==> flow/design.v <==
module ex2_1 (
	      input 		 clk, rst, validi,
	      input [31:0] 	 data_in,
	      output logic 	 valido, 
	      output logic [31:0] data_out
	      );
   enum 			 {S0, S1, S2} state, next;
   logic [31:0]  		 a1, a2, a3;
   logic [31:0]			 counter;
   always_ff @(posedge clk or posedge rst) begin
      if (rst) begin
	 data_out <= 32'b0;
	 valido <= 1'b0;
	 state = S0;
	 counter = 0;
	 a1 = 0;
	 a2 = 0;
	 a3 = 0;
      end
      else begin
	 case (state)
	   S0: begin
	      if (validi) 
		  	begin
		  		a1 = data_in;
		  		a2 += data_in;
		  		a3 *= data_in;
		  		data_out <= a2;
		 		if(counter > 2 && (counter % 3 == 0)) 
					begin
	 	 				valido <= 1'b1;
		 			end
		 		next = S1;
		 		counter += 1;
		  	end
		  else 
		  	begin
		 		next = S0;
		 		counter = 0;
				valido <= 1'b0;
	      	end
	   end
	   S1: begin
	      if (validi) 
		  	begin
		 		a1 *= data_in;
		 		a2 = data_in;
		 		a3 += data_in;
		 		data_out <= a3;
		 		if(counter > 2 && (counter % 3 == 1)) 
					begin
	 	 				valido <= 1'b1;
		 			end
		 		next = S2;
		 		counter += 1;
			end	      
		  else 
		  	begin
				next = S0;
				counter = 0;
				valido <= 1'b0;
		  	end
	   end
	   S2: begin
	      if (validi) 
		  	begin
		 		a1 += data_in;
		 		a2 *= data_in;
		 		a3 = data_in;
		 		data_out <= a1;
		 		if(counter % 3 == 2) 
					begin
		 				valido <= 1'b1;
		  			end
	      		next = S0;
		  		counter += 1;
			end
		  else 
		  	begin
				next = S0;
		 		counter = 0;
				valido <= 1'b0;
			end
	   end
	 endcase
	 state = next;
      end
   end
endmodule
==> flow/config.mk <==
export PLATFORM = sky130hd
export DESIGN_NAME = ex2_1
export DESIGN_NICKNAME = ex2_1
export VERILOG_FILES = /design/flow/design.v
export SDC_FILE = /design/flow/constraint.sdc
export NUM_CORES = 4
export LEC_CHECK = 0
export CAP_MARGIN = 20
export CORE_MARGIN = 2
export CORE_UTILIZATION = 72
export CTS_CLUSTER_DIAMETER = 119
export CTS_CLUSTER_SIZE = 10
export PLACE_DENSITY_LB_ADDON = 0.0
export SETUP_SLACK_MARGIN = 0.81
export SLEW_MARGIN = 40
==> flow/constraint.sdc <==
create_clock -name core_clock -period 2.85 [get_ports {clk}]
set_input_delay 0.5700 -clock core_clock [delete_from_list [all_inputs] [get_ports {clk}]]
set_output_delay 0.5700 -clock core_clock [all_outputs]
set_load 0.01 [all_outputs]
run.sh (not shown) runs the stock make flow with config.mk's settings and CLKGATE_MAP_FILE=.
The baseline aborted during global routing (5_1_grt).
Rerun with:
- CORE_UTILIZATION: 72 -> 62
- CTS_CLUSTER_DIAMETER: 119 -> not set
- CTS_CLUSTER_SIZE: 10 -> not set
- PLACE_DENSITY_LB_ADDON: 0.0 -> not set
- SETUP_SLACK_MARGIN: 0.81 -> not set
- SLEW_MARGIN: 40 -> 20
- clock period: 2.85 -> 12.9 ns (I/O delays scaled with it)
After rerunning:
- With this change the flow completed with no timing, DRC or antenna violations
- area after synthesis stays the same
- synthesized cell count does not change
- die area went up by 16%

---

build 74:
RTL: the design.v shown in full above, as it stands there.
make LEC_CHECK=0 CAP_MARGIN=20 CORE_MARGIN=2 CORE_UTILIZATION=70 CTS_CLUSTER_SIZE=32 MAX_ROUTING_LAYER=met4 SLEW_MARGIN=20 finish   # period 8.69 ns
What the final checks of build 74 revealed, after a flow that finished every stage, was a layout that fails on setup timing.
Input-level comparison between build 15 and build 74:
--- a/flow/config.mk
+++ b/flow/config.mk
@@ -8,6 +8,8 @@
 export CAP_MARGIN = 20
 export CORE_MARGIN = 2
-export CORE_UTILIZATION = 70
-export CTS_CLUSTER_SIZE = 32
+export CORE_UTILIZATION = 72
+export CTS_CLUSTER_DIAMETER = 353
+export CTS_CLUSTER_SIZE = 21
 export MAX_ROUTING_LAYER = met4
 export SLEW_MARGIN = 20
+export TNS_END_PERCENT = 5
==> flow/constraint.sdc <==
create_clock -name core_clock -period 8.94 [get_ports {clk}]
set_input_delay 1.7880 -clock core_clock [delete_from_list [all_inputs] [get_ports {clk}]]
set_output_delay 1.7880 -clock core_clock [all_outputs]
set_load 0.01 [all_outputs]
Findings:
Final checks on build 15, whose flow otherwise completed, came back failing, citing setup timing. Build 15 vs build 74 on routed wire length per instance: build 15 is the lower one. Overall die area, build 15 vs build 74: down by a few percent. Summary of build 15 over build 74: wire length of the first global-routing pass lost 3.4%, final cell area excluding filler cells shrank by 3.4%, well tap count fell 5.6%.
Setup changes, build 15 to build 29
--- a/flow/config.mk
+++ b/flow/config.mk
@@ -9,7 +9,6 @@
 export CORE_MARGIN = 2
 export CORE_UTILIZATION = 72
-export CTS_CLUSTER_DIAMETER = 353
-export CTS_CLUSTER_SIZE = 21
-export MAX_ROUTING_LAYER = met4
+export CTS_CLUSTER_DIAMETER = 119
+export CTS_CLUSTER_SIZE = 94
+export SETUP_SLACK_MARGIN = 0.81
 export SLEW_MARGIN = 20
-export TNS_END_PERCENT = 5
==> flow/constraint.sdc <==
create_clock -name core_clock -period 2.85 [get_ports {clk}]
set_input_delay 0.5700 -clock core_clock [delete_from_list [all_inputs] [get_ports {clk}]]
set_output_delay 0.5700 -clock core_clock [all_outputs]
set_load 0.01 [all_outputs]
- Build 29 is listed as incomplete: the tool reported an error in 5_1_grt and the run ended there.
- Compared build 15 against build 29; height of the die within noise.
- The run showing the greater cell total after placement is build 29.
- Area after synthesis: build 15 vs build 29 identical
What build 94 does differently from build 29 at the input level:
--- a/flow/config.mk
+++ b/flow/config.mk
@@ -10,5 +10,6 @@
 export CORE_UTILIZATION = 72
 export CTS_CLUSTER_DIAMETER = 119
-export CTS_CLUSTER_SIZE = 94
+export CTS_CLUSTER_SIZE = 10
+export PLACE_DENSITY_LB_ADDON = 0.0
 export SETUP_SLACK_MARGIN = 0.81
 export SLEW_MARGIN = 20
### Flow results
In terms of cell total after placement, build 29 and build 94 differ only marginally.
For build 94, the flow was terminated by a tool error in 5_1_grt and produced no final design.
Summary of the comparison: post-detailed-placement half-perimeter wirelength is higher in build 94, relative to build 29.
| placed instance area | build 94 vs build 29 | ≈ equal |
Any difference in synthesized cell count between build 94 and build 29 is small enough to ignore.
Between build 29 and build 94, the simple-gate area share of the yosys netlist figures differ only marginally.

---

run 1:
// ex2_1: RTL as listed in full above, without the edits since
Settings: LEC_CHECK=0, CAP_MARGIN=20, CELL_PAD_IN_SITES_GLOBAL_PLACEMENT=1, CORE_ASPECT_RATIO=0.67, CORE_MARGIN=2, CORE_UTILIZATION=72, CTS_CLUSTER_DIAMETER=373, CTS_CLUSTER_SIZE=61, GPL_TIMING_DRIVEN=0, MAX_ROUTING_LAYER=met5, MIN_ROUTING_LAYER=met2, PLACE_DENSITY_LB_ADDON=0.09, SLEW_MARGIN=20, TNS_END_PERCENT=20; clock period 9.73 ns.
For run 1, the flow was terminated by a tool error in global placement without I/O (3_1_place_gp_skip_io) and produced no final design.
Setup changes, run 1 to run 2
- removing CORE_ASPECT_RATIO (formerly 0.67)
- removing GPL_TIMING_DRIVEN (formerly 0)
- removing CTS_CLUSTER_DIAMETER (formerly 373)
- removing CELL_PAD_IN_SITES_GLOBAL_PLACEMENT (formerly 1)
- changing CORE_UTILIZATION from 72 to 14
- removing MAX_ROUTING_LAYER (formerly met5)
- removing TNS_END_PERCENT (formerly 20)
- removing MIN_ROUTING_LAYER (formerly met2)
- removing CTS_CLUSTER_SIZE (formerly 61)
- removing PLACE_DENSITY_LB_ADDON (formerly 0.09)
- changing the clock period (ns, I/O delays scaled along) from 9.73 to 13.6
==> comparison <==
The flow ran to completion for all of run 1 and run 2 but run 1, which stopped partway.
Per the comparison of run 2 with run 1, die boundary width +about 80%; area of the placeable core +0.35 mm^2.
On area of the chip, run 1 beats run 2.
From run 1 to run 2, post-synth design cell area did not move at all.
Between run 2 and run 1, the difference in gate count of the mapped netlist is negligible.
NOTE height of the die run 1->run 2 increased by more than 100%
### run 2 -> run 3
- changing CORE_UTILIZATION from 14 to 40
- changing the clock period (ns, I/O delays scaled along) from 13.6 to 9.8
[summary]
- For run 2 and run 3, there was not a single run that failed to finish clean.
- Cmp run 3 vs run 2: flip-flop and latch share of the layout cell area higher in run 3
- Of run 2 and run 3, run 3 shows the lower die area, with run 2 above it.
- Design area (higher): run 2
- Run 2 → run 3: maximum clock skew at final layout now sits lower; critical path depth now sits lower; wire length of the first global-routing pass now sits lower.
- Vertical die dimension of run 3 falls short of that of run 2 by more than a quarter.
- Setup WNS run 2 -> run 3: worse
#### Input delta (run 4 over run 3)
- changing the clock period (ns, I/O delays scaled along) from 9.8 to 10.0
==> comparison <==
Re wire length: run 4 is about 1.4% down on run 3. Changes observed in run 4 relative to run 3: number of gates given a new drive strength after cts increased by 5 relative to the old numbers, post-route worst setup slack increased by 0.15 ns relative to the old numbers, clock skew closely matched the old numbers, final weighted congestion of routability-driven global placement increased by about 0.34% relative to the old numbers. When run 4 is set beside run 3, its final critical-path share of the clock period turns out to be 1.4 points smaller. Cell area | run 4 vs run 3 | run 4 smaller. Measured against each other, run 4 and run 3 differ in count of vias placed by the detailed router, the higher figure coming from run 3. Run 4 gives less synthesis-to-finish area growth than run 3 did.

---

## before
Starts from the design.v that is shown in full above.
clock: 6.03 ns
lec_check: 0
abc_area: 1
cap_margin: 20
core_margin: 2
core_utilization: 72
cts_cluster_diameter: 400
cts_cluster_size: 10
place_density: 0.87
setup_slack_margin: -0.11
slew_margin: 20
before did not run to completion, as it errored out during global routing (5_1_grt).
diff inputs: before => after
- a deleted PLACE_DENSITY that had been 0.87
- a change of SETUP_SLACK_MARGIN from -0.11 to 0.81
- a change of CTS_CLUSTER_DIAMETER from 400 to 119
- a change of the clock period (ns, I/O delays scaled along) from 6.03 to 2.85
Results
- after: GRT-0232 in global routing (5_1_grt) -> run aborted
- Cell area after placement (after over before): increase, 4.7%
- Placed cell count delta for after relative to before: 2.0% higher
- For number of buffers inserted during clock tree synthesis, before and after come out practically identical.
- Of before and after, before shows the higher setup slack at placement, with after below it.
- Count of library flops with an enable pin: before vs after identical
- Relative to before, after degrades final HPWL from detailed placement.
- As far as register area share after synthesis goes, after and before are indistinguishable; the numbers are identical.
- In terms of gate count of the mapped netlist, after and before differ only marginally.
- Delta (after minus before): count of cells resized by post-cts repair moved up, final estimated routing congestion in global placement down 0.013.

---

// ex2_1: RTL as listed in full above, without the edits since
clock: 12.0 ns
lec_check: 0
cap_margin: 35
cell_pad_in_sites_global_placement: 2
core_margin: 9
core_utilization: 40
cts_cluster_size: 27
gpl_routability_driven: 0
gpl_timing_driven: 0
hold_slack_margin: 0.02
place_density: 0.74
slew_margin: 15
Change:
Settings changed: CAP_MARGIN 35 to 20, CELL_PAD_IN_SITES_GLOBAL_PLACEMENT 2 to default, CORE_MARGIN 9 to 2, CORE_UTILIZATION 40 to 66, CTS_CLUSTER_SIZE 27 to default, GPL_ROUTABILITY_DRIVEN 0 to default, GPL_TIMING_DRIVEN 0 to default, HOLD_SLACK_MARGIN 0.02 to default, MAX_ROUTING_LAYER from default to met4, PLACE_DENSITY 0.74 to default, SLEW_MARGIN 15 to 20, TNS_END_PERCENT from default to 5.
Clock period 12.0 ns to 8.94 ns, I/O delays scaled along.
After rerunning:
- The changed run completed, yet does not pass: setup timing
- flip-flop count is unchanged
- routed wire length fell by 30%
- worst setup slack is worse by 590 ps
- via count fell by 2.1%
- global-route usage rose by 11 points
- first-iteration DRC count fell by 8.0%
- design area rose by 0.77%
- die size fell by 43%
Change:
Settings changed: CORE_UTILIZATION 66 to 72, CTS_CLUSTER_SIZE from default to 34, PLACE_DENSITY_LB_ADDON from default to 0.28.
The new run ran to the end with violations: setup timing.
Worst setup slack gets worse by 190 ps.
Worst hold slack gets worse by 14 ps.
Area after synthesis stays the same.
Sequential share of layout area stays flat.

---

## north
Starts from the design.v that is shown in full above.
==> flow/config.mk <==
export PLATFORM = sky130hd
export DESIGN_NAME = ex2_1
export DESIGN_NICKNAME = ex2_1
export VERILOG_FILES = /design/flow/design.v
export SDC_FILE = /design/flow/constraint.sdc
export NUM_CORES = 4
export LEC_CHECK = 0
export CAP_MARGIN = 20
export CORE_MARGIN = 2
export CORE_UTILIZATION = 72
export CTS_CLUSTER_DIAMETER = 353
export CTS_CLUSTER_SIZE = 79
export MAX_ROUTING_LAYER = met4
export SLEW_MARGIN = 20
export TNS_END_PERCENT = 5
==> flow/constraint.sdc <==
create_clock -name core_clock -period 8.94 [get_ports {clk}]
set_input_delay 1.7880 -clock core_clock [delete_from_list [all_inputs] [get_ports {clk}]]
set_output_delay 1.7880 -clock core_clock [all_outputs]
set_load 0.01 [all_outputs]
Although north finished all stages, its layout failed final checks on setup timing.
Here is what was changed in the inputs of south compared with north.
- a deleted CTS_CLUSTER_DIAMETER that had been 353
- a deleted TNS_END_PERCENT that had been 5
- a deleted CTS_CLUSTER_SIZE that had been 79
- a change of CORE_UTILIZATION from 72 to 34
- a deleted MAX_ROUTING_LAYER that had been met4
- a change of the clock period (ns, I/O delays scaled along) from 8.94 to 9.8
Findings:
Compared to north, south has cell area after placement 1.6% higher. Of the two values seen for uppermost metal layer occupied by signal nets, met5 was produced by south and met4 by north. Changes observed in south relative to north: area growth from synthesis to layout fell 0.33 points, clock-pin slew reported for the worst setup and hold paths after clock tree synthesis about even. Compared south vs north, and global-route wire length before repair is up in south. Re number of post-CTS setup repair buffers: north and south aren't equal, and the higher value belongs to north. Reported for north and south, number of max-slew violations in the final report turned out identical to the last digit. north -> south: non-filler instance count after layout increased by more than 10%. On south: global-route usage is 26 points lower than what north gave. south completed every stage of the flow, and the final layout passed the timing, design-rule and antenna checks. Worst path arrival time: south > north.

---

## run A
RTL: the design.v shown in full above, as it stands there.
make LEC_CHECK=0 ABC_AREA=0 CAP_MARGIN=20 CELL_PAD_IN_SITES_GLOBAL_PLACEMENT=0 CORE_MARGIN=2 CORE_UTILIZATION=17 CTS_CLUSTER_DIAMETER=237 CTS_CLUSTER_SIZE=100 GPL_TIMING_DRIVEN=1 HOLD_SLACK_MARGIN=0.3 MIN_ROUTING_LAYER=met1 PLACE_DENSITY=0.78 SLEW_MARGIN=20 TNS_END_PERCENT=85 finish   # period 7.17 ns
Status run A: flow complete, layout not clean - setup timing
Input changes introduced in run B (baseline for comparison: run A):
Settings: a change of GPL_TIMING_DRIVEN from 1 to 0; an added CORE_ASPECT_RATIO of 0.5; an added PLACE_DENSITY_LB_ADDON of 0.3; a change of ABC_AREA from 0 to 1; a deleted PLACE_DENSITY that had been 0.78; a change of HOLD_SLACK_MARGIN from 0.3 to 0.17; a change of CORE_UTILIZATION from 17 to 37.
[summary]
Route | run B vs run A | wire longer in run B
Of run A and run B, not a single run came through the flow clean.
STATUS run=run B STAGES=ALL_DONE FINAL_CHECKS=FAILED CAUSE=setup timing
More vias were needed by run B than by run A.
Sort run B and run A by number of cells on the critical path asc -> top: run A
Sort run B and run A by setup slack after layout desc -> top: run B
Compared run A against run B; sequential cell area within noise.
Relative to run B, the following input files were edited for run C:
Settings: a change of ABC_AREA from 1 to 0; a change of HOLD_SLACK_MARGIN from 0.17 to 0.3; a change of CORE_UTILIZATION from 37 to 58; a change of GPL_TIMING_DRIVEN from 0 to 1; a deleted CORE_ASPECT_RATIO that had been 0.5.
### Flow results
As for a clean layout from run C and run B, there is none. Run C finished all stages; layout check result: FAIL, due to setup timing. To summarise run B: no stage aborted, but the layout did not pass its checks, failing on setup timing. Diff run B -> run C: area taken by multi-input logic gates now sits higher, detailed placement HPWL went down about 30%, sequential share of layout area essentially unchanged. Post-route cell area in run C is 1600 um^2 higher than in run B. Going from run B to run C, non-clock buffer count moved up, worst hold-check slack moved up, non-clock inverter instance count of the final layout moved down.
--- input diff run C..run D ---
Settings: swapping 58 for 66 in CORE_UTILIZATION; clearing PLACE_DENSITY_LB_ADDON, which used to be 0.3; clearing GPL_TIMING_DRIVEN, which used to be 1; clearing HOLD_SLACK_MARGIN, which used to be 0.3; clearing MIN_ROUTING_LAYER, which used to be met1; clearing CELL_PAD_IN_SITES_GLOBAL_PLACEMENT, which used to be 0; clearing CTS_CLUSTER_DIAMETER, which used to be 237; clearing CTS_CLUSTER_SIZE, which used to be 100; clearing TNS_END_PERCENT, which used to be 85; clearing ABC_AREA, which used to be 0; swapping 7.17 for 13.6 in the clock period (ns, I/O delays scaled along).
- Run D completed end to end with timing, DRC and antenna clean.
- Going from run C to run D, via density per instance +0.18, non-clock buffer count now smaller, routing usage on met2 increased 5.5 points.
- Relative to run C, clock-buffer cell count increased by 2 in run D.
